**config.mk**
```make
export PLATFORM = sky130hd
export DESIGN_NAME = SIMD
export DESIGN_NICKNAME = SIMD
export VERILOG_FILES = /design/flow/design.v
export SDC_FILE = /design/flow/constraint.sdc
export NUM_CORES = 4
export LEC_CHECK = 0
export CAP_MARGIN = 20
export CORE_MARGIN = 2
export CORE_UTILIZATION = 66
export CTS_CLUSTER_DIAMETER = 226
export MAX_ROUTING_LAYER = met4
export SLEW_MARGIN = 20
```
**constraint.sdc**
```tcl
create_clock -name core_clock -period 10.2 [get_ports {clk}]
set_input_delay 2.0400 -clock core_clock [delete_from_list [all_inputs] [get_ports {clk}]]
set_output_delay 2.0400 -clock core_clock [all_outputs]
set_load 0.01 [all_outputs]
```
**design.v**
```verilog
`timescale 1ns/1ps
module SIMD(clk,rst,opcode,funct3,funct7,rd_data1,rd_data2,rd_data3,w_add,immed,instrc_add,wr_add,wr_data );
input clk;   
input rst;   
input [6:0] opcode;  
input [2:0] funct3;  
input [6:0] funct7;  
input [15:0] rd_data1;   
input [15:0] rd_data2;   
input [15:0] rd_data3;   
input [4:0] w_add;   
input [11:0] immed;  
output [6:0]instrc_add;
output [4:0] wr_add;     
output [15:0] wr_data;   
wire [1:0]mode;
reg [12:0]op;
wire [3:0]scr_r;
wire scr;
wire [2:0]op_r;
wire [1:0]mac_hl;
wire [15:0]sig_ex;
wire [6:0]n_instrc_add;
wire [1:0]alu_mode;
wire [12:0]alu_op;
wire alu_scr;
wire signed[15:0]source1;
wire [15:0]data2;
wire signed[15:0]source3;
wire [15:0]exsig_data;
wire signed[15:0]source2;
wire signed[7:0]source1_8_1;
wire signed[7:0]source1_8_2;
wire signed[7:0]source2_8_1;
wire signed[7:0]source2_8_2;
wire signed[7:0]source3_8_1;
wire signed[7:0]source3_8_2;
wire signed[3:0]source1_4_1;
wire signed[3:0]source1_4_2;
wire signed[3:0]source1_4_3;
wire signed[3:0]source1_4_4;
wire signed[3:0]source2_4_1;
wire signed[3:0]source2_4_2;
wire signed[3:0]source2_4_3;
wire signed[3:0]source2_4_4;
wire signed[3:0]source3_4_1;
wire signed[3:0]source3_4_2;
wire signed[3:0]source3_4_3;
wire signed[3:0]source3_4_4;
reg [15:0]result_reg;
reg [31:0]mul_reg;
reg[91:0] pip_reg;
reg [6:0] instrc_add;  
assign scr_r=opcode[3:0];
assign op_r=opcode[6:4];
assign mac_hl=funct7[1:0];
always @(posedge clk)
    begin
        if(!rst)
            instrc_add<=0;
        else
            instrc_add<=n_instrc_add;
    end
assign mode=(funct3==3'b001)? 2'b01:
            (funct3==3'b010)? 2'b10:
            (funct3==3'b100)? 2'b11:2'b00;
assign scr=(scr_r==4'b0011)? 1:0;
always @ (opcode or funct7 or mac_hl)
    begin
        case (opcode)
            7'b0111011:begin
                            case(funct7)
                                7'b0000000: op=13'b0000_0000_0000_1;  
                                7'b0100000: op=13'b0000_0000_0001_0;  
                                7'b1000001: op=13'b0000_0000_0010_0;  
                                7'b1000010: op=13'b0000_0000_0100_0;  
                                7'b0001000: op=13'b0000_0000_1000_0;  
                                7'b0010000: op=13'b0000_0001_0000_0;  
                                7'b0011000: op=13'b0000_0010_0000_0;  
                                7'b0110000: op=13'b0000_0100_0000_0;  
                                default:op=13'b0000_0000_0000_0;  
                            endcase
                        end
             7'b1001011:begin
                            case(mac_hl)
                                2'b01:op=13'b0000_1000_0000_0;  
                                2'b10:op=13'b0001_0000_0000_0;  
                                default:op=13'b0000_0000_0000_0;  
                            endcase
                        end
             7'b0100011:op=13'b0010_0000_0000_0;  
             7'b1100011:op=13'b0100_0000_0000_0;  
             7'b1010011:op=13'b1000_0000_0000_0;  
             default:op=13'b0000_0000_0000_0;  
        endcase                                   
    end
assign sig_ex={{4{immed[10]}},immed};
assign n_instrc_add=instrc_add+3'b100;
always @(posedge clk)
    begin
        if(!rst)
            pip_reg <=0;
        else
            begin
                pip_reg[1:0]<=mode;  
                pip_reg[14:2]<=op;  
                pip_reg[15]<=scr;  
                pip_reg[31:16]<= rd_data1;  
                pip_reg[47:32]<= rd_data2;  
                pip_reg[63:48]<= rd_data3;  
                pip_reg[68:64]<= w_add;  
                pip_reg[91:76]<= sig_ex; 
            end 
    end
assign alu_mode=pip_reg[1:0];
assign alu_op=pip_reg[14:2];
assign alu_scr=pip_reg[15];
assign source1=pip_reg[31:16];
assign data2=pip_reg[47:32];
assign source3=pip_reg[63:48];
assign wr_add=pip_reg[68:64];
assign exsig_data=pip_reg[91:76];
assign source2=(alu_scr==1'b0)? data2:exsig_data;
assign source1_8_1=source1[7:0];
assign source1_8_2=source1[15:8];
assign source2_8_1=source2[7:0];
assign source2_8_2=source2[15:8];
assign source3_8_1=source3[7:0];
assign source3_8_2=source3[15:8];
assign source1_4_1=source1[3:0];
assign source1_4_2=source1[7:4];
assign source1_4_3=source1[11:8];
assign source1_4_4=source1[15:12];
assign source2_4_1=source2[3:0];
assign source2_4_2=source2[7:4];
assign source2_4_3=source2[11:8];
assign source2_4_4=source2[15:12];
assign source3_4_1=source3[3:0];
assign source3_4_2=source3[7:4];
assign source3_4_3=source3[11:8];
assign source3_4_4=source3[15:12];
always @(alu_op or alu_mode or source1 or source2 or source3 or source1_8_1 or source1_8_2 or 
         source2_8_1 or source2_8_2 or source3_8_1 or source3_8_2 or source1_4_1 or source1_4_2 or
         source1_4_3 or source1_4_4 or source2_4_1 or source2_4_2 or source2_4_3 or source2_4_4 or
         source3_4_1 or source3_4_2 or source3_4_3 or source3_4_3 or source3_4_4)
    begin
        mul_reg=0;
        result_reg=0;
        case(alu_op)
           13'b0000_0000_0000_1:begin
                                    case(alu_mode)
                                        2'b01:result_reg=source1+source2;  
                                        2'b10:result_reg={source1_8_2+source2_8_2,source1_8_1+source2_8_1};  
                                        2'b11:result_reg={source1_4_4+source2_4_4,source1_4_3+source2_4_3,source1_4_2+source2_4_2,source1_4_1+source2_4_1};  
                                        default:result_reg=0;
                                    endcase
                                end
           13'b0000_0000_0001_0:begin
                                    case(alu_mode)
                                        2'b01:result_reg=source1-source2;  
                                        2'b10:result_reg={source1_8_2-source2_8_2,source1_8_1-source2_8_1};  
                                        2'b11:result_reg={source1_4_4-source2_4_4,source1_4_3-source2_4_3,source1_4_2-source2_4_2,source1_4_1-source2_4_1};  
                                        default:result_reg=0;                       
                                    endcase
                                end
           13'b0000_0000_0010_0:begin
                                    case(alu_mode)
                                        2'b01:begin
                                                mul_reg=source1*source2;  
                                                result_reg=mul_reg[15:0];  
                                              end
                                        2'b10:begin
                                                mul_reg[15:0]=source1_8_1*source2_8_1;  
                                                mul_reg[31:16]=source1_8_2*source2_8_2;
                                                result_reg={mul_reg[23:16],mul_reg[7:0]}; 
                                              end
                                        2'b11:begin
                                                mul_reg[7:0]=source1_4_1*source2_4_1;  
                                                mul_reg[15:8]=source1_4_2*source2_4_2;
                                                mul_reg[23:16]=source1_4_3*source2_4_3;
                                                mul_reg[31:24]=source1_4_4*source2_4_4;
                                                result_reg={mul_reg[27:24],mul_reg[19:16],mul_reg[11:8],mul_reg[3:0]}; 
                                              end
                                        default:begin
                                                    result_reg=0;
                                                    mul_reg=0;
                                                end
                                    endcase
                                end
           13'b0000_0000_0100_0:begin
                                    case(alu_mode)
                                        2'b01:begin 
                                                mul_reg=source1*source2;  
                                                result_reg=mul_reg[31:16];  
                                              end
                                        2'b10:begin
                                                mul_reg[15:0]=source1_8_1*source2_8_1;  
                                                mul_reg[31:16]=source1_8_2*source2_8_2;
                                                result_reg={mul_reg[31:24],mul_reg[15:8]}; 
                                              end
                                        2'b11:begin
                                                mul_reg[7:0]=source1_4_1*source2_4_1;  
                                                mul_reg[15:8]=source1_4_2*source2_4_2;
                                                mul_reg[23:16]=source1_4_3*source2_4_3;
                                                mul_reg[31:24]=source1_4_4*source2_4_4;
                                                result_reg={mul_reg[31:28],mul_reg[23:20],mul_reg[15:12],mul_reg[7:4]}; 
                                              end
                                        default:begin
                                                    result_reg=0;
                                                    mul_reg=0;
                                                end
                                    endcase
                                end
           13'b0000_0000_1000_0:result_reg=source1&source2;  
           13'b0000_0001_0000_0:result_reg=source1|source2;  
           13'b0000_0010_0000_0:result_reg=source1^source2;  
           13'b0000_0100_0000_0:result_reg=~source1;  
           13'b0000_1000_0000_0:begin
                                    case(alu_mode)
                                        2'b01:begin
                                                mul_reg=source1*source2+{{16{1'b0}},source3};  
                                                result_reg=mul_reg[15:0];  
                                              end
                                        2'b10:begin
                                                mul_reg[15:0]=source1_8_1*source2_8_1+{{8{1'b0}},source3_8_1};  
                                                mul_reg[31:16]=source1_8_2*source2_8_2+{{8{1'b0}},source3_8_2};
                                                result_reg={mul_reg[23:16],mul_reg[7:0]}; 
                                              end
                                        2'b11:begin
                                                mul_reg[7:0]=source1_4_1*source2_4_1+{{4{1'b0}},source3_4_1};  
                                                mul_reg[15:8]=source1_4_2*source2_4_2+{{4{1'b0}},source3_4_2};
                                                mul_reg[23:16]=source1_4_3*source2_4_3+{{4{1'b0}},source3_4_3};
                                                mul_reg[31:24]=source1_4_4*source2_4_4+{{4{1'b0}},source3_4_4};
                                                result_reg={mul_reg[27:24],mul_reg[19:16],mul_reg[11:8],mul_reg[3:0]}; 
                                              end
                                        default:begin
                                                    result_reg=0;
                                                    mul_reg=0;
                                                end
                                    endcase
                                end
           13'b0001_0000_0000_0:begin
                                    case(alu_mode)
                                        2'b01:begin
                                                mul_reg=source1*source2+{{16{1'b0}},source3};  
                                                result_reg=mul_reg[31:16];  
                                              end
                                        2'b10:begin
                                                mul_reg[15:0]=source1_8_1*source2_8_1+{{8{1'b0}},source3_8_1};  
                                                mul_reg[31:16]=source1_8_2*source2_8_2+{{8{1'b0}},source3_8_2};
                                                result_reg={mul_reg[31:24],mul_reg[15:8]}; 
                                              end
                                        2'b11:begin
                                                mul_reg[7:0]=source1_4_1*source2_4_1+{{4{1'b0}},source3_4_1};  
                                                mul_reg[15:8]=source1_4_2*source2_4_2+{{4{1'b0}},source3_4_2};
                                                mul_reg[23:16]=source1_4_3*source2_4_3+{{4{1'b0}},source3_4_3};
                                                mul_reg[31:24]=source1_4_4*source2_4_4+{{4{1'b0}},source3_4_4};
                                                result_reg={mul_reg[31:28],mul_reg[23:20],mul_reg[15:12],mul_reg[7:4]}; 
                                              end
                                        default:begin
                                                    result_reg=0;
                                                    mul_reg=0;
                                                end                                    
                                    endcase
                                end
           13'b0010_0000_0000_0:result_reg=(source1<<source2);  
           13'b0100_0000_0000_0:result_reg=(source1>>source2);  
           13'b1000_0000_0000_0:result_reg=(source1<<<source2);  
           default:result_reg=0;
        endcase
    end
assign wr_data=result_reg;
endmodule
```
**run.sh**
```bash
#!/bin/bash
# the make line also repeats each setting of config.mk as NAME=value (left out here)
make -C /OpenROAD-flow-scripts/flow DESIGN_CONFIG=/design/flow/config.mk WORK_HOME=/design/flow/orfs CLKGATE_MAP_FILE= finish
```
==> summary.txt, run 1 <==
Item: results of the latest flow run.

- The run finished, with violations left.
- The violated checks flagged are setup timing.
- The data required time reported for the critical path is between 8 and 9 ns.
- The time the final worst path needs with I/O delays and setup is about 10 ns.
- The proportion of register bits with asynchronous set or reset after synthesis is 0%.
- The via count is 31.3k.
- The timing report gives the biggest stage delay along the critical path as 0.53 ns.
- ~110 I/O pins were placed.
- The multi-input combinational cell area is roughly 28000 um2.
- Per the timing report, the most critical flop-to-flop path finishes at instrc_add[6].
- The largest part of the power goes to combinational logic.
- For this block, the routed nets add up to 133000 um of wire.
- The number of cells on the worst reg-to-reg path is 4.
- The number of violations reported at the end of detailed-routing iteration 0 is between 3k and 4k.
- Per STA, the endpoint of the critical path is wr_data[5].
- Dividing the final minimum period by the clock period gives 100%.
- The power report attributes to the sequential group a share of between 8 and 9%.
- After floorplanning, the core was sized to cover about 50000 um2.
- The sequential power reported by the tool is about 0.00038 W.
- The biggest combinational cell group after synthesis is adder cells.
- The overall die size recorded for this design is ~52000 um2.
- The insertion delay of the later-clocked pin in the worst-skew pair is roughly 0.37 ns.
- The via count of the first global-routing pass is 33.1k.
- In this run the worst path has a maximum fanout of 16.
- Per the post-CTS timing run, clock transition at the registers of the reported paths is around 0.080 ns.
- After clock tree synthesis, the flow added hold-fix buffers numbering 0.
- For this run, design rule violations remaining after detail routing come to 0.
- In this run the biggest area consumer among cell types represents ~36% of the synthesized area.
- The arrival time of data at the worst endpoint is listed as between 8 and 9 ns.
- The total number of nets in the final design is 5231.
- The simple-gate share of the synthesized area is 12.7%.
- The main area contributors are sky130_fd_sc_hd__fa_1 36%, sky130_fd_sc_hd__ha_1 15%, sky130_fd_sc_hd__inv_1 10%.
- The total of flip-flops plus latches after synthesis is between 80 and 90.
- The dominant cell type by area after synthesis is sky130_fd_sc_hd__fa_1.
- Setup repair after global routing could not meet its margin everywhere.
- The detail route stage leaves a number of antenna-violating nets equal to 0.
- The number of standard cells after synthesis is around 3.9k.
- The number of flops mapped to enable cells by yosys is 0.
- The most used standard cell by instance count after synthesis is sky130_fd_sc_hd__inv_1.
- The length of the first detailed-routing pass in iterations is 9.
- In the power breakdown, the internal column shows between 0.0015 and 0.002 W.
- Global routing used between 50% and 60% of the available tracks across all layers.
- For reference, the final report shows the max-slew violation count at 0.
- Entering global routing, the biggest net connects just under 80 pins.
- The number of standard cells in the layout, taps in and fillers out is ~4.8k.
- In this design, the largest share of critical-path delay is due to adder cells.
- The die boundary width is 228 um.
- The combinational share of power is 83.1%.
- The worst min-delay path endpoint is instrc_add[2].
- TritonCTS built the clock tree.
- The number of warnings reported in the stage logs is 74.
- The die is 228 um tall.
- The portion of synthesized area spent on multiplexers is about 1.7%.
- Adding up every negative setup slack in the final design gives -0.0222 ns.
- The maximum VDD drop is roughly 0.13 mV.
- In this run the tightest slew margin relative to its limit is between 20% and 30%.
- The clock network burns around 8.0% of the power.
- The number of fillers in the final layout is around 3.7k.
- In the post-route analysis, the smallest setup slack over all paths is -0.0222 ns.
- Yosys reports that the most numerous cell types are 925 x sky130_fd_sc_hd__inv_1, 593 x sky130_fd_sc_hd__fa_1, 401 x sky130_fd_sc_hd__ha_1.
- The highest clock rate this design can be run at is approximately 0.098 GHz.
- Summing the areas of all xor and xnor instances in the mapped netlist gives 4.45% of the synthesized area.
- In this run the power spent charging and discharging nets is between 0.002 and 0.0025 W.
- The warning tally printed by Yosys for this design is 1.
- The final timing report counts setup violations totalling 1.
- The class of the worst hold path is reg2reg.
- The number of stages on the worst hold path is 1.
- Per the CTS log, the maximum H-tree level is 3.
- The post-route utilization of the core is recorded as roughly three quarters.
- The startpoint identified for the worst register-to-register timing path is instrc_add[2].
- The total cell area reported by yosys after synthesis is 33100 um2.
- Power spread over the standard cell area amounts to between 100 and 150 nW/um2.
- The worst setup path startpoint is pip_reg[15].
- The share of the core area taken by cells at floorplan is about two thirds.
- The combinational logic power is ~0.0035 W.
- The synthesized area divided by synthesized cell count is approximately 8.5 um2.
- The cell chosen for the clock root is sky130_fd_sc_hd__clkbuf_16.
- Per the OpenROAD timing report, the critical path contains 28 cells.
- TritonRoute output was used to compute an average wire per cell of around 27 um.
- The first global-routing pass estimated 199000 um of wire.
- Summing the areas of all fa, ha and maj instances in the mapped netlist gives between 50% and 60% of the synthesized area.
- Looking at the setup timing report, the critical path kind is reg2out.
- The placement summary gives the final routability congestion estimate as 1.22.
- Net switching is 54.3% of the power.
- The most frequently used flop master after synthesis is sky130_fd_sc_hd__dfxtp_1.
- The final HPWL from detailed placement is approximately 110000 um.
- The number of cell instances after yosys synthesis is 3901.
- The sequential share of the synthesized area is between 5 and 6%.
- The number of CTS-inserted buffers is 9.
- The number of distinct library cells after synthesis is 81.
- The post-synth design cell area is between 30000 and 40000 um2.
- The largest buffer count on any clock path is 2.
- The worst setup path is launched from a register.
- The critical path buffer and inverter count is 11.
- Between clock sinks in the finished design, the worst skew comes to between 0.006 and 0.007 ns.
- The power drawn by the clock network is approximately 0.00034 W.
- The critical path's slowest cell is sky130_fd_sc_hd__fa_1.
- For this run the aggregate overflow at the end of global routing stands at 0.
- The number of clock sinks came to 86.
- STA lists the startpoint of the worst hold path as instrc_add[2].
- Across all register-to-register paths, the minimum setup slack is 9.08 ns.
- The capturing element type of the critical path is a primary output.
- The layout report lists the combined flip-flop and latch area as between 1500 and 2000 um2.
- The area growth from synthesis to layout is 12.7%.
- The final hold violation count is 0.
- The slew at the pin closest to its max-slew limit is 1.14 ns.
- The number of antenna violations at the first check in global routing came to 15.
- Dividing the detail-routed via count by the number of cells gives ~6.4.
- In this run the tool buffered the top-level ports with roughly 110 buffer cells.
- The synthesized netlist devotes 12.6% of its cell area to compound gates.
- The post-placement cell count is between 4k and 5k.
- The leakage power total is 19.2 nW.
- The number of rows in the core area is about 82.
- The number of maximum-capacitance violations is 0.
layout make-up:
cell class,count,share of cell area (%)
Inverter,942,9.49
Timing Repair Buffer,375,8.56
Clock buffer,9,0.604
Multi-Input combinational cell,2739,74.1
Antenna cell,19,0.127
Tap cell,672,2.25
Clock inverter,7,0.205
Sequential cell,86,4.64
repair_timing:
action	in CTS	in global routing
cloned	0	0
pin swaps	1	13
setup endpoints to repair	15	15
buffers inserted	3	8
gates resized	26	62
through the flow:
| step | worst slack, ns | instance area, um2 | hold WS [ns] | total power, W |
|---|---|---|---|---|
| after floorplan | 0.269 | 33100 | 0.476 | 0.00236 |
| after detailed placement | -0.242 | 36500 | 0.511 | 0.00361 |
| after global placement | -0.00635 | 36500 | 0.450 | 0.00349 |
| after CTS | 0.00768 | 36900 | 0.522 | 0.00397 |
| final | -0.0222 | 37300 | 0.515 | 0.00421 |
| after global routing | -0.224 | 37300 | 0.524 | 0.00447 |
metal layers:
layer | track usage [%] | wire length [um]
met1 | 59.0 | 44700
met2 | 77.1 | 56700
met3 | 19.8 | 17000
met4 | 45.4 | 14400
met5 | - | 0
==> run 2, diff against run 1 <==
- CORE_UTILIZATION: 66 -> 56
- CTS_CLUSTER_DIAMETER: 226 -> unset
- CTS_CLUSTER_SIZE: unset -> 52
- PLACE_DENSITY: unset -> 0.5
- SETUP_SLACK_MARGIN: unset -> 1.45
- clock period: 10.2 -> 5.68 ns (I/O delays scaled with it)
==> run 2 against run 1 <==
  * First-iteration DRC count rose by 9.7%
  * Clock power rose by 88%
  * Combinational power rose to 2.6 times the previous value
  * Register-to-register slack got worse by 4.6 ns
  * Still fails the layout checks on setup timing
  * Non-clock buffer count rose by 762
  * Clock skew barely moved
  * Die size rose by 18%
  * Count of clock-buffer cells in the layout did not move
  * Flip-flop count did not move
  * Sequential share of layout area fell by 0.75 points
  * Highest routed layer unchanged
  * Cell count rose by 18%
  * Global-route usage fell by 1.5 points
==> summary.txt, run 2 <==
Item: results of the latest flow run.

- The run finished, with violations left.
- The report lists the violated layout checks as setup timing.
- The power drawn by the clock network came to 0.000637 W (+88%).
- Yosys shows that the main logic family after synthesis is adder cells.
- The number of violations reported at the end of detailed-routing iteration 0 came to 4166 (+9.7%).
- The dominant cell type by area after synthesis is sky130_fd_sc_hd__fa_1.
- The clock-pin slew on the worst setup and hold paths is 0.08 ns (about the same).
- The slew at the pin closest to its max-slew limit was 1.08 ns (-0.0670 ns).
- The critical path's slowest cell is sky130_fd_sc_hd__fa_1.
- The per-cell via count in the routed design is 6.08 (-5.6%).
- The deepest level of the CTS H-tree was 3 (unchanged).
- The pin count of the biggest net entering global routing is 77 (unchanged).
- The worst min-delay path endpoint is instrc_add[2].
- The proportion of register bits with asynchronous set or reset after synthesis is 0% (unchanged).
- The cell chosen for the clock root is sky130_fd_sc_hd__clkbuf_16.
- The post-placement cell count is 5623 (+17%).
- The post-synth design cell area is 33100 um2 (unchanged).
- The combinational share of power is 87.3% (+4.2 points).
- The placer's final routability congestion estimate is 1.16 (-4.6%).
- The worst register-to-register path ends at instrc_add[6].
- The global router's overall resource usage is 52.1% (-1.5 points).
- The post-layout period usage of the worst path was 164% (+64 points).
- The final HPWL from detailed placement is 127000 um (+16%).
- STA classifies the critical path startpoint as a register.
- The total cell area reported by yosys after synthesis was 33100 um2 (unchanged).
- The leakage power total came to 23.2 nW (+21%).
- The highest attainable clock frequency is between 0.1 and 0.15 GHz.
- The global-route wire length before repair is 223000 um (+12%).
- The worst clock skew on the final layout is 0.00624 ns (+0.000209 ns).
- TritonCTS built the clock tree.
- The number of standard cells after synthesis came to 3901 (unchanged).
- The total power per unit cell area came to 232 nW/um2 (+110%).
- The worst setup path is captured at a primary output.
- The logic depth of the worst register-to-register path came to 4 (unchanged).
- The mux contribution to synthesized area is 1.65% (unchanged).
- The largest buffer count on any clock path is 2 (unchanged).
- The simple-gate share of the synthesized area was 12.7% (unchanged).
- The adder-cell area share of the yosys netlist is 51.0% (unchanged).
- The final cell utilization of the core is 75.6% (+0.81 points).
- The launch point of the worst min-delay path is recorded as instrc_add[2].
- The cell family contributing the most delay on the critical path is adder cells.
- The count of warnings emitted by yosys is 1 (unchanged).
- The aggregate routed wire length is 156000 um (+17%).
- Sorting the synthesized cells by area gives the leading types as sky130_fd_sc_hd__fa_1 36%, sky130_fd_sc_hd__ha_1 15%, sky130_fd_sc_hd__inv_1 10%.
- The die boundary width came to 247 um (+8.4%).
- The total of flip-flops plus latches after synthesis was 86 (unchanged).
- The origin of the critical flop-to-flop path is instrc_add[2].
- The average wire length per cell after detail routing is 27.3 um (-0.24%).
- The last element of the critical path is wr_data[13].
- The power group with the largest share is combinational logic.
- The combinational logic power is 0.00900 W (+160%).
- The longest individual stage delay on the worst path came to 0.70 ns (+0.17 ns).
- According to the timing report, the critical path is launched from pip_reg[15].
- The worst path in the final design needs a cycle of between 9 and 10 ns, including I/O delays and setup.
- The total number of nets in the final design came to 5993 (+15%).
- STA reports the tightest min-delay check as being of type reg2reg.
- The synthesis run shows the most used standard cells to be 925 x sky130_fd_sc_hd__inv_1, 593 x sky130_fd_sc_hd__fa_1, 401 x sky130_fd_sc_hd__ha_1.
- The cell depth of the worst setup path is 27 (-3.6%).
- The number of stages on the worst hold path is 1 (unchanged).
- The chip area is 61000 um2 (+18%).
- The number of maximum-capacitance violations is 0 (unchanged).
- The final worst slack is -3.65 ns (-3.62 ns).
- The number of pins with negative max-slew slack in the final report is 0 (unchanged).
- The number of standard cells in the layout, taps in and fillers out is 5703 (+18%).
- The critical path buffer and inverter count came to 8 (-3).
- The via count of the first global-routing pass was 36.6k (+11%).
- The area growth from synthesis to layout is 34.1%.
- The via count is 34.7k (+11%).
- The warning total across the stage logs was 76 (+2.7%).
- The number of routed nets with antenna violations is 0 (unchanged).
- Setup repair after global routing could not meet its margin everywhere.
- The number of fillers in the final layout is 4147 (+12%).
- The number of distinct library cells after synthesis was 81 (unchanged).
- The AND-OR/OR-AND share of the synthesized area came to 12.6% (unchanged).
- The biggest fanout along the worst timing path is 9 (-7).
- The number of flops mapped to enable cells by yosys came to 0 (unchanged).
- The clock share of power is 6.2% (-1.8 points).
- The type of the setup path with the least slack is reg2out.
- The share of the synthesized area in the top cell type is 35.9% (unchanged).
- The share of total power consumed by net switching is 53.5% (-0.78 points).
- The net switching power is 0.00551 W (+140%).
- The hold-fix buffer count after cts is 0 (unchanged).
- The power consumed by sequential cells came to 0.000668 W (+78%).
- The arrival time of the worst setup path is 8.19 ns (about the same).
- For this run, the leading register cell type out of synthesis is sky130_fd_sc_hd__dfxtp_1.
- The length of the first detailed-routing pass in iterations is 8 (-1).
- The number of antenna violations at the first check in global routing is 9 (-6).
- The height of the die is 247 um (+8.4%).
- The insertion delay of the later-clocked pin in the worst-skew pair is 0.37 ns (about the same).
- Looking at the gate-level netlist, the highest instance count belongs to sky130_fd_sc_hd__inv_1.
- The I/O pin count is 112 (unchanged).
- Per STA, the library cell used most along the worst path is sky130_fd_sc_hd__fa_1.
- The worst slew slack as a fraction of its limit was 28.2% (+4.7 points).
- The fraction of synthesized cell area in xor and xnor cells is 4.45% (unchanged).
- The synthesized area divided by synthesized cell count is 8.48 um2 (unchanged).
- The count of final setup violators is 16 (+15).
- The total DRC errors in the routed layout is 0 (unchanged).
- The number of buffer cells added on primary ports is 109 (unchanged).
- The clock sink count is 86 (unchanged).
- The internal power of the cells is 0.00479 W (+150%).
- The worst path required time is 4.54 ns (-3.62 ns).
- The setup slack on the worst flop-to-flop path is 4.53 ns (-4.55 ns).
- The number of CTS-inserted buffers is 9 (unchanged).
- The global route total overflow came to 0 (unchanged).
- The maximum VDD drop is 0.415 mV (+210%).
- The final setup TNS is -53.93 ns (-53.91 ns).
- The core outline area is 58700 um2 (+18%).
- The number of rows in the core area came to 89 (+8.5%).
- The initial cell density of the core is 56.4% (-10 points).
- The number of cell instances after yosys synthesis is 3901 (unchanged).
- The portion of total power attributed to sequential cells is 6.5% (-2.4 points).
- The final hold violation count was 0 (unchanged).
- The sequential share of the synthesized area is 5.20% (unchanged).
## run 2: area by class of cell
type	count	area [um2]	area share, %
flip-flops and latches	86	1730	3.89
well taps	773	967	2.18
repair buffers	1137	9210	20.8
clock inverters	7	77.6	0.175
diodes	10	25.0	0.0564
clock buffers	9	225	0.508
inverters	942	3590	8.08
multi-input cells	2739	28600	64.4
## run 2: metal layers
| metal | up-vias | track usage (%) | routed length, um |
|---|---|---|---|
| li1 | 14458 | - | - |
| met4 | 0 | 44.8 | 18300 |
| met3 | 1032 | 14.8 | 19700 |
| met2 | 2462 | 77.2 | 66400 |
| met1 | 16749 | 57.7 | 51400 |
| met5 | - | - | 0 |
## run 2: timing repair
action / CTS / global route
setup buffers: 35 / 18
setup endpoints to repair: 16 / 16
resized: 220 / 62
gates cloned: 0 / 1
pin swaps: 67 / 59
## run 2: through the flow
step	power [W]	instance area (um2)	hold WS [ns]	setup WS, ns
global placement	0.00775	42600	0.447	-3.62
CTS	0.00924	43900	0.486	-3.16
finish	0.0103	44400	0.488	-3.65
global route	0.0107	44400	0.535	-3.72
detailed placement	0.00804	42600	0.464	-3.81
floorplan	0.00449	33700	0.476	-2.38
==> run 3, diff against run 2 <==
- ABC_AREA: unset -> 1
- CORE_UTILIZATION: 56 -> 72
- CTS_CLUSTER_DIAMETER: unset -> 399
- CTS_CLUSTER_SIZE: 52 -> 88
- GPL_TIMING_DRIVEN: unset -> 1
- MAX_ROUTING_LAYER: met4 -> unset
- PLACE_DENSITY: 0.5 -> unset
- PLACE_DENSITY_LB_ADDON: unset -> 0.19
- SETUP_SLACK_MARGIN: 1.45 -> 2.18
- clock period: 5.68 -> 18.5 ns (I/O delays scaled with it)
==> run 3 against run 2 <==
  * The run now finishes clean
  * Sequential power fell by 69%
  * Hold slack got worse by 0.0033 ns
  * Synthesized cell count rose by 23%
  * Register-to-register slack improved by 13 ns
  * Routed wire length fell by 13%
==> summary.txt, run 3 <==
Item: results of the latest flow run.

- The flow ran to the end and the layout has no timing, DRC or antenna violations.
- The number of standard cells after synthesis is 4800 (+23%).
- The simple-gate share of the synthesized area was 20.7% (+8.0 points).
- The sequential share of the synthesized area is 4.96% (-0.25 points).
- The fraction of synthesized cell area in xor and xnor cells is 1.44% (-3.0 points).
- The class of the worst hold path is reg2reg.
- The biggest fanout along the worst timing path is 47 (+38).
- The clock-pin slew on the worst setup and hold paths is 0.07 ns (about the same).
- The global-route wire length before repair is 206000 um (-7.7%).
- The I/O pin count is 112 (unchanged).
- The number of fillers in the final layout is 3361 (-19%).
- Setup repair after global routing left no endpoint under its margin.
- The number of buffer cells added on primary ports was 109 (unchanged).
- The combinational share of power came to 82.2% (-5.1 points).
- The portion of total power attributed to sequential cells is 9.0% (+2.5 points).
- The core outline area is 47600 um2 (-19%).
- The pin count of the biggest net entering global routing is 72 (-6.5%).
- The adder-cell area share of the yosys netlist is 48.6% (-2.4 points).
- The smallest hold slack is 0.484 ns (-0.00331 ns).
- The area growth from synthesis to layout is 5.71%.
- The placer's final routability congestion estimate is 1.12 (-3.3%).
- The number of rows in the core area is 80 (-10%).
- The time the final worst path needs with I/O delays and setup is about 13 ns.
- The number of routed nets with antenna violations is 0 (unchanged).
- The number of violations reported at the end of detailed-routing iteration 0 was 5286 (+27%).
- The number of CTS-inserted buffers is 9 (unchanged).
- The cell depth of the worst setup path was 28 (+3.7%).
- The largest buffer count on any clock path is 2 (unchanged).
- The count of warnings emitted by yosys came to 1 (unchanged).
- The height of the die is 224 um (-9.5%).
- Static timing analysis puts the maximum clock frequency at approximately 0.075 GHz.
- By area, the combinational part of the netlist is dominated by adder cells.
- The leakage power total was 19.9 nW (-14%).
- The post-placement cell count came to 5445 (-3.2%).
- The deepest level of the CTS H-tree was 3 (unchanged).
- The slew at the pin closest to its max-slew limit is 1.25 ns (+0.176 ns).
- The proportion of register bits with asynchronous set or reset after synthesis was 0% (unchanged).
- The clock sink count is 86 (unchanged).
- The post-place setup slack is 6.12 ns (+9.94 ns).
- The warning total across the stage logs came to 71 (-6.6%).
- By startpoint and endpoint, the worst setup path is classified as reg2out.
- The number of antenna violations at the first check in global routing is 14 (+5).
- The combinational logic power came to 0.00186 W (-79%).
- The final worst slack is 5.14 ns (+8.79 ns).
- The number of standard cells in the layout, taps in and fillers out is 5472 (-4.1%).
- The worst clock skew on the final layout is 0.0112 ns (+0.00492 ns).
- The number of flops mapped to enable cells by yosys came to 0 (unchanged).
- The most frequently used flop master after synthesis is sky130_fd_sc_hd__dfxtp_1.
- The share of total power consumed by net switching is 60.9% (+7.4 points).
- The via count of the first global-routing pass is 36.0k (-1.6%).
- The mux contribution to synthesized area is 0% (-1.7 points).
- The cell chosen for the clock root is sky130_fd_sc_hd__clkbuf_16.
- The average wire length per cell after detail routing is 24.7 um (-9.4%).
- STA lists the endpoint of the worst register-to-register path as instrc_add[6].
- The length of the first detailed-routing pass in iterations is 13 (+5).
- The logic depth of the worst register-to-register path is 6 (+2).
- Sorting the Yosys area breakdown by cell type puts at the top sky130_fd_sc_hd__fa_1.
- The clock share of power was 8.7% (+2.5 points).
- The setup slack on the worst flop-to-flop path is 17.41 ns (+12.88 ns).
- The number of cell instances after yosys synthesis is 4800 (+23%).
- The post-layout period usage of the worst path is 72.2% (-92 points).
- The dominant power group in this design is combinational logic.
- The final hold violation count is 0 (unchanged).
- The final HPWL from detailed placement is 109000 um (-14%).
- The insertion delay of the later-clocked pin in the worst-skew pair is 0.38 ns (about the same).
- The startpoint of the tightest hold check path is instrc_add[2].
- The kind of start point of the critical path is a register.
- The total number of nets in the final design was 5920 (-1.2%).
- Counting instances in the post-synthesis netlist gives the leading cell types as 1229 x sky130_fd_sc_hd__inv_1, 898 x sky130_fd_sc_hd__nand2_1, 593 x sky130_fd_sc_hd__fa_1.
- The total cell area reported by yosys after synthesis is 34700 um2 (+5.0%).
- The worst min-delay path endpoint is instrc_add[2].
- The gate family responsible for the most delay along the worst path is adder cells.
- The number of maximum-capacitance violations was 0 (unchanged).
- The last element of the critical path is wr_data[13].
- The count of final setup violators is 0 (-16).
- The global router's overall resource usage is 55.9% (+3.8 points).
- The final setup TNS is 0 ns (+53.93 ns).
- The net switching power is 0.00138 W (-75%).
- The AND-OR/OR-AND share of the synthesized area came to 9.27% (-3.4 points).
- The share of the synthesized area in the top cell type is 34.2% (-1.7 points).
- The die boundary width is 224 um (-9.5%).
- The number of pins with negative max-slew slack in the final report is 0 (unchanged).
- The via count is 34.9k (+0.55%).
- The total setup buffers inserted after CTS was 0 (-100%).
- The number of stages on the worst hold path is 1 (unchanged).
- The longest individual stage delay on the worst path is 0.63 ns (-0.07 ns).
- The TritonCTS clock tree is yes.
- The capturing element type of the critical path is a primary output.
- The number of distinct library cells after synthesis is 57 (-30%).
- The total of flip-flops plus latches after synthesis was 86 (unchanged).
- The per-cell via count in the routed design came to 6.38 (+4.8%).
- The hold-fix buffer count after cts is 0 (unchanged).
- In the post-synthesis netlist, the biggest area contributors are sky130_fd_sc_hd__fa_1 34%, sky130_fd_sc_hd__ha_1 14%, sky130_fd_sc_hd__inv_1 13%.
- The final cell utilization of the core is 77.0% (+1.4 points).
- The worst slew slack as a fraction of its limit is 15.7% (-13 points).
- The global route total overflow is 0 (unchanged).
- The chip area is 50000 um2 (-18%).
- The critical path buffer and inverter count came to 8 (unchanged).
- The quantity of gates resized following cts is 0 (-100%).
- The aggregate routed wire length is 135000 um (-13%).
- The origin of the critical flop-to-flop path is instrc_add[2].
- The worst setup path startpoint is pip_reg[15].
- The arrival time of the worst setup path was 9.66 ns (+1.47 ns).
- The critical path's slowest stage uses the library cell sky130_fd_sc_hd__ha_1.
- By instance count, the cell type seen most on the critical path is sky130_fd_sc_hd__ha_1.
- The total power per unit cell area is 61.6 nW/um2 (-73%).
- The post-synth design cell area is 34700 um2 (+5.0%).
- The power consumed by sequential cells was 0.000204 W (-69%).
- The internal power of the cells came to 0.000885 W (-82%).
- The power drawn by the clock network was 0.000198 W (-69%).
- The synthesized area divided by synthesized cell count is 7.23 um2 (-15%).
- The most used standard cell by instance count after synthesis is sky130_fd_sc_hd__inv_1.
- The total DRC errors in the routed layout is 0 (unchanged).
- The maximum VDD drop is 0.0627 mV (-85%).
- The initial cell density of the core is 72.9% (+17 points).
- The worst path required time was 14.80 ns (+10.26 ns).
==> run 3: metal layers <==
layer,global-route usage [%],wire (um),up-vias
met5,3.23,206,-
met2,79.3,54500,2905
met4,43.6,14200,18
li1,-,-,14749
met3,29.7,22700,1061
met1,62.7,43800,16160
==> run 3: stage by stage <==
step | area [um2] | total power (W)
detailed placement | 36400 | 0.00193
global route | 36700 | 0.00240
floorplan | 34700 | 0.00135
finish | 36700 | 0.00226
global placement | 36400 | 0.00186
CTS | 36700 | 0.00214
==> run 3: layout make-up <==
class | instances | area, um2 | area share [%]
Antenna cell | 10 | 25.0 | 0.0682
Clock inverter | 7 | 76.3 | 0.208
Multi-Input combinational cell | 3346 | 27800 | 75.8
Tap cell | 615 | 769 | 2.10
Inverter | 1253 | 4700 | 12.8
Clock buffer | 9 | 225 | 0.613
Timing Repair Buffer | 146 | 1360 | 3.72
Sequential cell | 86 | 1720 | 4.69
==> run 4, diff against run 3 <==
- ABC_AREA: 1 -> unset
- CAP_MARGIN: 20 -> 30
- CELL_PAD_IN_SITES_DETAIL_PLACEMENT: unset -> 1
- CORE_ASPECT_RATIO: unset -> 0.75
- CORE_MARGIN: 2 -> 7
- CORE_UTILIZATION: 72 -> 61
- CTS_CLUSTER_DIAMETER: 399 -> unset
- CTS_CLUSTER_SIZE: 88 -> 20
- GPL_TIMING_DRIVEN: 1 -> unset
- HOLD_SLACK_MARGIN: unset -> 0.08
- PLACE_DENSITY_LB_ADDON: 0.19 -> unset
- SETUP_SLACK_MARGIN: 2.18 -> unset
- clock period: 18.5 -> 8.54 ns (I/O delays scaled with it)
==> run 4 against run 3 <==
  * The run now fails in detailed placement
  * Area after synthesis is 4.7% lower
  * Synthesized cell count is 19% lower
  * Die size up 22%
==> summary.txt, run 4 <==
Item: results of the latest flow run.

- The flow did not finish.
- The flow halted during detailed placement.
- The tool reported: "[ERROR DPL-0033] detailed placement checks failed during check placement".
- The core outline area was 53200 um2 (+12%).
- Yosys reports that the most numerous cell types are 925 x sky130_fd_sc_hd__inv_1, 593 x sky130_fd_sc_hd__fa_1, 401 x sky130_fd_sc_hd__ha_1.
- The fraction of synthesized cell area in xor and xnor cells is 4.45% (+3.0 points).
- The number of flops mapped to enable cells by yosys is 0 (unchanged).
- The number of buffer cells added on primary ports came to 109 (unchanged).
- The count of warnings emitted by yosys is 1 (unchanged).
- The adder-cell area share of the yosys netlist came to 51.0% (+2.4 points).
- The die boundary width came to 283 um (+27%).
- The number of rows in the core area was 73 (-8.8%).
- The mux contribution to synthesized area came to 1.65% (+1.7 points).
- The number of cell instances after yosys synthesis was 3901 (-19%).
- Among the non-sequential cells, adder cells take the most area.
- The share of the synthesized area in the top cell type is 35.9% (+1.7 points).
- The most frequently used flop master after synthesis is sky130_fd_sc_hd__dfxtp_1.
- The height of the die was 216 um (-3.5%).
- The sequential share of the synthesized area is 5.20% (+0.25 points).
- The initial cell density of the core is 62.1% (-11 points).
- The total cell area reported by yosys after synthesis is 33100 um2 (-4.7%).
- The simple-gate share of the synthesized area was 12.7% (-8.0 points).
- By area the synthesized netlist is led by sky130_fd_sc_hd__fa_1 36%, sky130_fd_sc_hd__ha_1 15%, sky130_fd_sc_hd__inv_1 10%.
- The total of flip-flops plus latches after synthesis is 86 (unchanged).
- The proportion of register bits with asynchronous set or reset after synthesis is 0% (unchanged).
- The most used standard cell by instance count after synthesis is sky130_fd_sc_hd__inv_1.
- The number of standard cells after synthesis is 3901 (-19%).
- The placer's final routability congestion estimate came to 1.20 (+7.3%).
- The post-synth design cell area came to 33100 um2 (-4.7%).
- The AND-OR/OR-AND share of the synthesized area is 12.6% (+3.4 points).
- The synthesized area divided by synthesized cell count is 8.48 um2 (+17%).
- The number of distinct library cells after synthesis is 81 (+42%).
- The I/O pin count came to 112 (unchanged).
- The chip area came to 61000 um2 (+22%).
- The dominant cell type by area after synthesis is sky130_fd_sc_hd__fa_1.
run 4: stage by stage:
| stage | total power (W) | TNS (ns) | hold slack (ns) |
|---|---|---|---|
| 2_1_floorplan | 0.00287 | -0.144 | 0.476 |
| 3_3_place_gp | 0.00481 | -13.87 | 0.453 |
==> run 5, diff against run 4 <==
- CAP_MARGIN: 30 -> 20
- CELL_PAD_IN_SITES_DETAIL_PLACEMENT: 1 -> unset
- CORE_ASPECT_RATIO: 0.75 -> unset
- CORE_MARGIN: 7 -> 2
- CORE_UTILIZATION: 61 -> 70
- GPL_TIMING_DRIVEN: unset -> 1
- HOLD_SLACK_MARGIN: 0.08 -> unset
- MAX_ROUTING_LAYER: unset -> met4
- PLACE_DENSITY_LB_ADDON: unset -> 0.05
- SETUP_SLACK_MARGIN: unset -> 3.15
- clock period: 8.54 -> 11.3 ns (I/O delays scaled with it)
==> run 5 against run 4 <==
  * Die size decreased by 20%
  * Now clean on timing, DRC and antenna
  * Synthesized cell count unchanged
  * Area after synthesis unchanged
==> summary.txt, run 5 <==
Item: results of the latest flow run.

- The run finished with no timing, DRC or antenna violations.
- Along the worst path, the maximum fanout reaches 10.
- Recorded from the global router log, the overflow total was 0.
- Combinational power for this build is roughly 0.0036 W.
- The count of nets left with antenna violations once routing finished came out at 0.
- The arrival time of data at the worst endpoint is listed as between 7 and 8 ns.
- In the final timing run, aggregate negative setup slack is 0 ns.
- The total DRC errors in the routed layout is 0.
- The count of warnings emitted by yosys is 1 (unchanged).
- The multi-input combinational cells in the finished layout cover a total of between 20000 and 30000 um2.
- The power consumed by sequential cells is 0.000340 W.
- In this run the layout overhead on the synthesized area is reported as 15.3%.
- The die boundary width came to 221 um (-22%).
- The global-route wire length before repair is roughly 200000 um.
- The routing usage on met3 is 22.7%.
- The critical register-to-register path endpoint is instrc_add[6].
- The total power per unit cell area is between 100 and 150 nW/um2.
- The kind of start point of the critical path is a register.
- The AND-OR/OR-AND share of the synthesized area is 12.6% (unchanged).
- The worst setup path is captured at a primary output.
- The worst setup path startpoint is pip_reg[15].
- The number of fillers in the final layout is about 2.8k.
- The fraction of synthesized cell area in xor and xnor cells is 4.45% (unchanged).
- The post-synth design cell area is 33100 um2 (unchanged).
- The warning total across the stage logs is between 70 and 80.
- The clock network power reported by the tool is 0.000325 W.
- In this run, post-CTS hold repair placed 0 buffers.
- The total number of nets in the final design is around 5.2k.
- The worst slew slack as a fraction of its limit is around 15%.
- The finished cells cover between 30000 and 40000 um2.
- The total of flip-flops plus latches after synthesis is 86 (unchanged).
- The number of flops mapped to enable cells by yosys was 0 (unchanged).
- The net switching power is between 0.002 and 0.0025 W.
- The mux contribution to synthesized area is 1.65% (unchanged).
- The insertion delay of the later-clocked pin in the worst-skew pair is between 0.3 and 0.4 ns.
- The class of the worst hold path is reg2reg.
- The longest individual stage delay on the worst path is approximately 0.52 ns.
- The chip area is 49000 um2 (-20%).
- The most frequently used flop master after synthesis is sky130_fd_sc_hd__dfxtp_1.
- The placer's final routability congestion estimate is 1.18 (-2.1%).
- The clock passes through at most 2 buffers.
- For the pin with the worst max-slew slack, the measured transition is about 1.3 ns.
- The deepest level of the CTS H-tree is 3.
- In the post-synthesis netlist, the biggest area contributors are sky130_fd_sc_hd__fa_1 36%, sky130_fd_sc_hd__ha_1 15%, sky130_fd_sc_hd__inv_1 10%.
- OpenSTA lists the critical path endpoint as wr_data[7].
- The area used by sequential logic in the layout is 1730 um2.
- The startpoint identified for the worst register-to-register timing path is instrc_add[2].
- The critical path buffer and inverter count is 8.
- CTS added clock buffers totalling 9.
- Combinational cells account for between 80% and 90% of the total power.
- The type of the setup path with the least slack is reg2out.
- The global-route met1 utilization is about 63%.
- The via count of the first global-routing pass is ~34k.
- The OpenROAD report gives the critical path a required time of between 9 and 10 ns.
- The peak-usage layer in the global routing report is met2.
- The power group with the largest share is combinational logic.
- The setup slack on the worst flop-to-flop path is approximately 10 ns.
- The timing report attributes the biggest portion of critical-path delay to adder cells.
- The leakage power total is roughly 19 nW.
- The maximum VDD drop is between 0.2 and 0.25 mV.
- The number of cell instances after yosys synthesis is 3901 (unchanged).
- The number of stages on the worst hold path is 1.
- In the log, the iteration count for the first detailed-route pass is 10.
- The synthesized area divided by synthesized cell count came to 8.48 um2 (unchanged).
- The slowest stage of the critical path belongs to the cell sky130_fd_sc_hd__fa_1.
- The total cell area reported by yosys after synthesis is 33100 um2 (unchanged).
- Clock skew on the completed layout was measured at roughly 0.0023 ns.
- The worst min-delay path endpoint is instrc_add[2].
- The placed cell area is ~36000 um2.
- Yosys shows that the main logic family after synthesis is adder cells.
- The share of the synthesized area in the top cell type was 35.9% (unchanged).
- The cell depth of the worst setup path is 26.
- The adder-cell area share of the yosys netlist was 51.0% (unchanged).
- Across all hold checks on the routed design, the worst slack comes to approximately 0.49 ns.
- The height of the die is 221 um (+2.6%).
- The global routing report lists met2 layer usage as 79.7%.
- The initial cell density of the core came to 71.1% (+8.9 points).
- Setup repair after global routing could not meet its margin everywhere.
- The number of antenna violations at the first check in global routing was 9.
- Per the timing report, the achievable frequency comes out to 0.0978 GHz.
- The sequential share of the synthesized area was 5.20% (unchanged).
- The worst hold path begins at instrc_add[2].
- The time the final worst path needs with I/O delays and setup is roughly 10 ns.
- The number of violations reported at the end of detailed-routing iteration 0 is between 4k and 5k.
- The number of cells on the worst reg-to-reg path is 4.
- The number of maximum-capacitance violations is 0.
- The cell chosen for the clock root is sky130_fd_sc_hd__clkbuf_16.
- The aggregate routed wire length is around 140000 um.
- The I/O pin count is 112 (unchanged).
- The number of buffer cells added on primary ports was 109 (unchanged).
- The dominant cell type by area after synthesis is sky130_fd_sc_hd__fa_1.
- The per-cell via count in the routed design is between 6 and 7.
- Global routing consumed, over all layers together, 56.1% of the routing resources.
- The portion of total power attributed to sequential cells is around 8%.
- The number of pins with negative max-slew slack in the final report is 0.
- The most numerous cell type found on the critical path is sky130_fd_sc_hd__fa_1.
- The proportion of register bits with asynchronous set or reset after synthesis is 0% (unchanged).
- The number of distinct library cells after synthesis is 81 (unchanged).
- Of the available clock period, the critical path in the final layout requires between 90% and 100%.
- For reference, the top cells by count after synthesis are 925 x sky130_fd_sc_hd__inv_1, 593 x sky130_fd_sc_hd__fa_1, 401 x sky130_fd_sc_hd__ha_1.
- The pin count of the biggest net entering global routing is 77.
- The final HPWL from detailed placement is roughly 100000 um.
- The core outline area is 46600 um2 (-13%).
- The most common cell in the synthesized netlist is sky130_fd_sc_hd__inv_1.
- The clock share of power is under 10%.
- The number of standard cells after synthesis is 3901 (unchanged).
- The count of final setup violators is 0.
- The internal power of the cells is ~0.0019 W.
- The number of rows in the core area is 79 (+8.2%).
- The share of total power consumed by net switching is a little under three fifths.
- Clock tree synthesis found a total of about 86 sinks.
- The final hold violation count is 0.
- The TritonCTS clock tree is yes.
- The routed layout has 32.3k vias.
- The average wire length per cell after detail routing is ~29 um.
- The timing report gives the clock slew at the launch and capture registers of the worst setup and hold paths as about 0.080 ns.
- The simple-gate share of the synthesized area is 12.7% (unchanged).
-- run 5: layer usage --
layer / part of all wire, % / vias to the layer above
met5: 0 / -
met4: 11 / 0
met3: 16 / 1191
met2: 41 / 2991
met1: 32 / 15234
li1: - / 12859
-- run 5: what timing repair did --
item,4_1_cts,5_1_grt
endpoints found under the setup margin,16,16
gates resized,301,67
hold endpoints to repair,0,0
setup buffers,88,24
pin swaps,91,65
gates cloned,1,2
-- run 5: final cells by class --
type / instances / share of cell area (%)
repair buffers: 329 / 7.97
flip-flops and latches: 86 / 4.54
multi-input cells: 2739 / 75.1
well taps: 607 / 1.99
clock inverters: 7 / 0.193
diodes: 15 / 0.0984
repair inverters: 1 / 0.0230
inverters: 942 / 9.46
clock buffers: 9 / 0.590
-- run 5: through the flow --
stage	setup WS, ns	total power (W)	instances	util, %
final	1.08	0.00429	4735	81.9
after global routing	1.09	0.00446	4730	81.9
after CTS	1.49	0.00388	4694	80.8
after detailed placement	0.733	0.00315	4589	76.5
after global placement	0.860	0.00304	4589	76.5
after floorplan	2.11	0.00226	3902	-
==> run 6, diff against run 5 <==
- CORE_MARGIN: 2 -> 7
- CORE_UTILIZATION: 70 -> 58
- CTS_CLUSTER_DIAMETER: unset -> 371
- GPL_TIMING_DRIVEN: 1 -> 0
- MAX_ROUTING_LAYER: met4 -> unset
- PLACE_DENSITY: unset -> 0.35
- PLACE_DENSITY_LB_ADDON: 0.05 -> unset
- SETUP_SLACK_MARGIN: 3.15 -> 0.7
- clock period: 11.3 -> 18.5 ns (I/O delays scaled with it)
==> run 6 against run 5 <==
  * Still clean
  * Non-clock buffer count decreased by 76
  * Sequential power decreased by 39%
  * Clock skew grew 0.0031 ns
  * Cell count rose by 1.3%
  * Combinational power fell by 52%
  * Synthesized cell count is the same
  * Die size increased by 30%
  * Routed wire length rose by 0.16%
  * Largest power group unchanged
==> summary.txt, run 6 <==
Item: results of the latest flow run.

- The number of buffer cells added on primary ports was 109 (unchanged).
- The cell family contributing the most delay on the critical path is adder cells.
- The wire length on met2 is 56700 um (+2.1%).
- The proportion of register bits with asynchronous set or reset after synthesis is 0% (unchanged).
- The count of final setup violators is 0 (unchanged).
- The most critical min-delay path falls under reg2reg.
- The initial cell density of the core was 58.7% (-12 points).
- The portion of total power attributed to sequential cells is 9.8% (+1.9 points).
- The number of maximum-capacitance violations is 0 (unchanged).
- The clock share of power came to 8.5% (+0.9 points).
- The hold-fix buffer count after cts is 0 (unchanged).
- The global router's overall resource usage is 42.1% (-14 points).
- The simple-gate share of the synthesized area came to 12.7% (unchanged).
- The number of antenna violations at the first check in global routing is 9 (unchanged).
- The number of fillers in the final layout is 5088 (+82%).
- For the finished layout, the period the worst path requires is between 15 and 20 ns.
- The total number of nets in the final design is 5109 (-1.5%).
- The cell chosen for the clock root is sky130_fd_sc_hd__clkbuf_16.
- The combinational logic power is 0.00172 W (-52%).
- The AND-OR/OR-AND share of the synthesized area is 12.6% (unchanged).
- For the worst min-delay path, the startpoint reported by OpenROAD is instrc_add[2].
- The post-layout period usage of the worst path is 85.8% (-4.7 points).
- The longest individual stage delay on the worst path came to 1.06 ns (+0.54 ns).
- The core outline area is 56400 um2 (+21%).
- The global route total overflow is 0 (unchanged).
- The total cell area reported by yosys after synthesis is 33100 um2 (unchanged).
- The number of CTS-inserted buffers came to 9 (unchanged).
- The warning total across the stage logs is 73 (-1.4%).
- The net switching power was 0.00120 W (-49%).
- The worst setup path startpoint is pip_reg[15].
- The post-synth design cell area is 33100 um2 (unchanged).
- The global-route wire length before repair is 196000 um (-1.7%).
- The average wire length per cell after detail routing is 28.3 um (-1.1%).
- The kind of start point of the critical path is a register.
- The total power per unit cell area is 59.1 nW/um2 (-47%).
- The cell occurring most often along the worst timing path is sky130_fd_sc_hd__fa_1.
- The most frequently used library cell after synthesis is sky130_fd_sc_hd__inv_1.
- The number of standard cells after synthesis is 3901 (unchanged).
- The final setup TNS came to 0 ns (unchanged).
- The maximum VDD drop is 0.0811 mV (-67%).
- The met1 wire length is 49400 um (+15%).
- The final HPWL from detailed placement came to 114000 um (+9.4%).
- Setup repair after global routing left no endpoint under its margin.
- The total setup buffers inserted after CTS is 0 (-100%).
- The number of cell instances after yosys synthesis was 3901 (unchanged).
- The clock-pin slew on the worst setup and hold paths is 0.07 ns (about the same).
- The number of rows in the core area was 87 (+10%).
- The adder-cell area share of the yosys netlist is 51.0% (unchanged).
- The worst slew slack as a fraction of its limit came to 12.2% (-2.4 points).
- For this run, the top clock speed supported by timing is 0.0630 GHz.
- By area the synthesized netlist is led by sky130_fd_sc_hd__fa_1 36%, sky130_fd_sc_hd__ha_1 15%, sky130_fd_sc_hd__inv_1 10%.
- The height of the die is 253 um (+14%).
- The placer's final routability congestion estimate is 1.16 (-1.7%).
- The chip area is 63900 um2 (+30%).
- For the worst reg-to-reg path, the endpoint reported by OpenROAD is instrc_add[6].
- In this run the top signal layer used is met5.
- The combinational share of power is 81.7% (-2.8 points).
- The largest buffer count on any clock path was 2 (unchanged).
- The area growth from synthesis to layout is 7.73%.
- Per the synth stats, the flop cell with the highest instance count is sky130_fd_sc_hd__dfxtp_1.
- The total of flip-flops plus latches after synthesis came to 86 (unchanged).
- The quantity of gates resized following cts is 0 (-100%).
- The leakage power total came to 17.9 nW (-6.1%).
- The I/O pin count is 112 (unchanged).
- The die boundary width is 253 um (+14%).
- The capturing element type of the critical path is a primary output.
- The final hold violation count is 0 (unchanged).
- The type of the setup path with the least slack is reg2out.
- The share of the synthesized area in the top cell type is 35.9% (unchanged).
- The number of violations reported at the end of detailed-routing iteration 0 came to 3441 (-28%).
- The logic depth of the worst register-to-register path is 4 (unchanged).
- The flow ran to the end and the layout has no timing, DRC or antenna violations.
- The path with the worst hold slack has its endpoint at instrc_add[2].
- The synthesized area divided by synthesized cell count is 8.48 um2 (unchanged).
- TritonCTS built the clock tree.
- The number of flops mapped to enable cells by yosys is 0 (unchanged).
- The number of distinct library cells after synthesis is 81 (unchanged).
- The via count of the first global-routing pass is 30.1k (-11%).
- The slew at the pin closest to its max-slew limit was 1.32 ns (+0.0407 ns).
- The worst clock skew on the final layout is 0.00539 ns (+0.00311 ns).
- The detailed-routed wire length on met3 came to 17200 um (-21%).
- The sequential share of the synthesized area is 5.20% (unchanged).
- The number of pins with negative max-slew slack in the final report was 0 (unchanged).
- The origin of the critical flop-to-flop path is instrc_add[2].
- The biggest fanout along the worst timing path is 10 (unchanged).
- The aggregate routed wire length is 136000 um (+0.16%).
- The power consumed by sequential cells came to 0.000207 W (-39%).
- The critical path's slowest cell is sky130_fd_sc_hd__a221oi_1.
- The cell depth of the worst setup path is 25 (-3.8%).
- The deepest level of the CTS H-tree came to 3 (unchanged).
- The commonest cells after synthesis are 925 x sky130_fd_sc_hd__inv_1, 593 x sky130_fd_sc_hd__fa_1, 401 x sky130_fd_sc_hd__ha_1.
- The clock sink count came to 86 (unchanged).
- The setup slack on the worst flop-to-flop path is 17.46 ns (+7.24 ns).
- The mux contribution to synthesized area is 1.65% (unchanged).
- The number of routed nets with antenna violations is 0 (unchanged).
- The count of warnings emitted by yosys is 1 (unchanged).
- The per-cell via count in the routed design was 6.24 (-8.5%).
- The last element of the critical path is wr_data[0].
- The internal power of the cells was 0.000909 W (-53%).
- The critical path buffer and inverter count is 8 (unchanged).
- The fraction of synthesized cell area in xor and xnor cells was 4.45% (unchanged).
- The arrival time of the worst setup path is 12.17 ns (+4.21 ns).
- Per report_power, the top consumer among the power groups is combinational logic.
- The worst path required time is 14.80 ns (+5.76 ns).
- The pin count of the biggest net entering global routing is 17 (-78%).
- The dominant cell type by area after synthesis is sky130_fd_sc_hd__fa_1.
- The number of stages on the worst hold path is 1 (unchanged).
- The share of total power consumed by net switching came to 56.8% (+1.7 points).
- The smallest hold slack is 0.475 ns (-0.0182 ns).
- The insertion delay of the later-clocked pin in the worst-skew pair is 0.35 ns (-0.03 ns).
- The biggest combinational cell group after synthesis is adder cells.
- The total DRC errors in the routed layout is 0 (unchanged).
- The power drawn by the clock network is 0.000179 W (-45%).
- The via count is 29.9k (-7.3%).
- The length of the first detailed-routing pass in iterations is 10 (unchanged).
-- run 6: layer usage --
layer | GRT usage (%) | up-vias
li1 | - | 12682
met2 | 62.5 | 2037
met1 | 51.5 | 14619
met4 | 29.3 | 16
met3 | 13.9 | 572
met5 | 0 | -
-- run 6: area by class of cell --
class / count / area [um2] / area share (%)
Buffer: 135 / 548 / 1.54
Clock inverter: 6 / 52.6 / 0.147
Multi-Input combinational cell: 2739 / 27400 / 76.8
Tap cell: 756 / 946 / 2.65
Clock buffer: 10 / 239 / 0.671
Timing Repair Buffer: 118 / 1210 / 3.39
Antenna cell: 4 / 10.0 / 0.0281
Inverter: 942 / 3540 / 9.92
Sequential cell: 86 / 1720 / 4.83
-- run 6: stage by stage --
stage	cell area (um2)	cells	setup slack (ns)	power (W)	utilization (%)
4_1_cts	35600	4791	3.09	0.00206	63.1
2_1_floorplan	33100	3902	6.91	0.00130	-
3_3_place_gp	35100	4767	1.96	0.00185	62.3
6_report	35600	4796	2.63	0.00211	63.2
3_5_place_dp	35300	4775	3.50	0.00187	62.6
5_1_grt	35600	4792	2.66	0.00225	63.2
==> run 7, diff against run 6 <==
- CORE_MARGIN: 7 -> 10
- CORE_UTILIZATION: 58 -> 40
- CTS_CLUSTER_DIAMETER: 371 -> 351
- CTS_CLUSTER_SIZE: 20 -> unset
- GPL_TIMING_DRIVEN: 0 -> unset
- HOLD_SLACK_MARGIN: unset -> -0.04
- MIN_ROUTING_LAYER: unset -> met2
- PLACE_DENSITY: 0.35 -> unset
- SETUP_SLACK_MARGIN: 0.7 -> unset
- TNS_END_PERCENT: unset -> 20
- clock period: 18.5 -> 10.6 ns (I/O delays scaled with it)
==> run 7 against run 6 <==
  * The layout now fails its checks (capacitance limit, setup timing)
  * Worst setup slack worse by 2.8 ns
  * Hold slack gained 0.016 ns
  * Count of clock-buffer cells in the layout down 1
  * Sequential share of layout area down 0.21 points
  * Critical endpoint is now wr_data[14]
  * Highest routed layer unchanged
==> summary.txt, run 7 <==
Item: results of the latest flow run.

- The worst path required time is 8.48 ns (-6.32 ns).
- The timing report attributes the biggest portion of critical-path delay to adder cells.
- The flow ran to the end, but the layout failed its checks.
- The final worst slack is -0.196 ns (-2.82 ns).
- The adder-cell area share of the yosys netlist came to 51.0% (unchanged).
- The number of maximum-capacitance violations is 1 (+1).
- The portion of total power attributed to sequential cells was 8.7% (-1.1 points).
- The setup slack on the worst flop-to-flop path came to 9.53 ns (-7.93 ns).
- The total number of nets in the final design is 5170 (+1.2%).
- On the critical path, the stage with the largest delay is an instance of sky130_fd_sc_hd__o31ai_4.
- The via count is 40.1k (+34%).
- The final hold violation count is 0 (unchanged).
- The clock-pin slew on the worst setup and hold paths is 0.08 ns (about the same).
- The total power per unit cell area is 112 nW/um2 (+89%).
- The share of total power consumed by net switching is 57.3% (+0.48 points).
- The highest attainable clock frequency is 0.0926 GHz.
- The number of pins with negative max-slew slack in the final report was 0 (unchanged).
- The placer's final routability congestion estimate was 1.13 (-2.4%).
- The detailed-routed wire length on met3 is 59500 um (+250%).
- For this run, the leading register cell type out of synthesis is sky130_fd_sc_hd__dfxtp_1.
- The number of standard cells in the layout, taps in and fillers out is 5193 (+8.3%).
- The arrival time of the worst setup path was 8.68 ns (-3.49 ns).
- The clock share of power was 8.2% (-0.3 points).
- The number of CTS-inserted buffers came to 9 (unchanged).
- The post-synth design cell area came to 33100 um2 (unchanged).
- The initial cell density of the core is 40.4% (-18 points).
- The number of flops mapped to enable cells by yosys is 0 (unchanged).
- The number of cell instances after yosys synthesis is 3901 (unchanged).
- The core outline area is 82000 um2 (+45%).
- The slew at the pin closest to its max-slew limit is 1.45 ns (+0.128 ns).
- The most used standard cell by instance count after synthesis is sky130_fd_sc_hd__inv_1.
- The power consumed by sequential cells is 0.000364 W (+76%).
- The cell depth of the worst setup path is 26 (+4.0%).
- The dominant cell type by area after synthesis is sky130_fd_sc_hd__fa_1.
- The length of the first detailed-routing pass in iterations came to 30 (+20).
- The mux contribution to synthesized area is 1.65% (unchanged).
- The layout checks failed on capacitance limit, setup timing.
- The met1 wire length came to 0 um (-100%).
- The aggregate routed wire length is 152000 um (+12%).
- The tree is rooted in a sky130_fd_sc_hd__clkbuf_16.
- The share of the synthesized area in the top cell type is 35.9% (unchanged).
- The highest metal layer with signal wires is met5.
- The warning total across the stage logs is 74 (+1.4%).
- The simple-gate share of the synthesized area is 12.7% (unchanged).
- The total of flip-flops plus latches after synthesis is 86 (unchanged).
- The internal power of the cells came to 0.00179 W (+96%).
- The combinational logic power is 0.00347 W (+100%).
- The AND-OR/OR-AND share of the synthesized area is 12.6% (unchanged).
- The pin count of the biggest net entering global routing is 77 (+60).
- The global route total overflow was 0 (unchanged).
- The insertion delay of the later-clocked pin in the worst-skew pair came to 0.38 ns (+0.03 ns).
- The worst setup path startpoint is pip_reg[15].
- The number of distinct library cells after synthesis is 81 (unchanged).
- The average wire length per cell after detail routing is 29.3 um (+3.6%).
- The height of the die is 308 um (+22%).
- The chip area came to 94600 um2 (+48%).
- STA classifies the critical path endpoint as a primary output.
- The worst min-delay path endpoint is instrc_add[2].
- The hold-fix buffer count after cts came to 0 (unchanged).
- The wire length on met2 is 66000 um (+16%).
- The critical path buffer and inverter count is 9 (+1).
- The die boundary width is 308 um (+22%).
- Setup repair after global routing could not meet its margin everywhere.
- The via count of the first global-routing pass is 46.2k (+53%).
- The leakage power total is 18.8 nW (+5.0%).
- The maximum VDD drop came to 0.130 mV (+61%).
- The biggest fanout along the worst timing path came to 15 (+5).
- The global router's overall resource usage is 48.6% (+6.6 points).
- The count of final setup violators is 3 (+3).
- The logic depth of the worst register-to-register path is 4 (unchanged).
run 7: area by class of cell:
class                           count  area (um2)
Sequential cell                    86        1730
Inverter                          942        3550
Tap cell                         1070        1340
Multi-Input combinational cell   2739       27600
Clock inverter                      7        75.1
Antenna cell                       26        65.1
Timing Repair Buffer              314        2750
Clock buffer                        9         225
Fill cell                        8283       44600
run 7: metrics by stage:
step	power (W)	setup WS [ns]	hold slack, ns	setup TNS [ns]	instance area [um2]
2_1_floorplan	0.00227	0.589	0.476	0	33100
3_3_place_gp	0.00351	-0.236	0.453	-0.236	36600
3_5_place_dp	0.00350	-0.242	0.479	-0.242	36600
4_1_cts	0.00388	-0.00670	0.496	-0.00670	37000
5_1_grt	0.00448	-0.313	0.525	-1.08	37300
6_report	0.00418	-0.196	0.492	-0.356	37400
run 7: timing repair:
item	in CTS	in global routing
setup buffers	1	5
gates resized	18	62
pin swaps	3	8
setup endpoints to repair	10	15
run 7: per-layer routing:
layer,up-vias,global-route usage [%]
met3,1853,62.0
met4,119,18.8
met5,-,35.9
met1,14015,-
met2,11337,53.4
li1,12738,-
Power figures rest on the tool's default switching activity, not on a simulated workload.
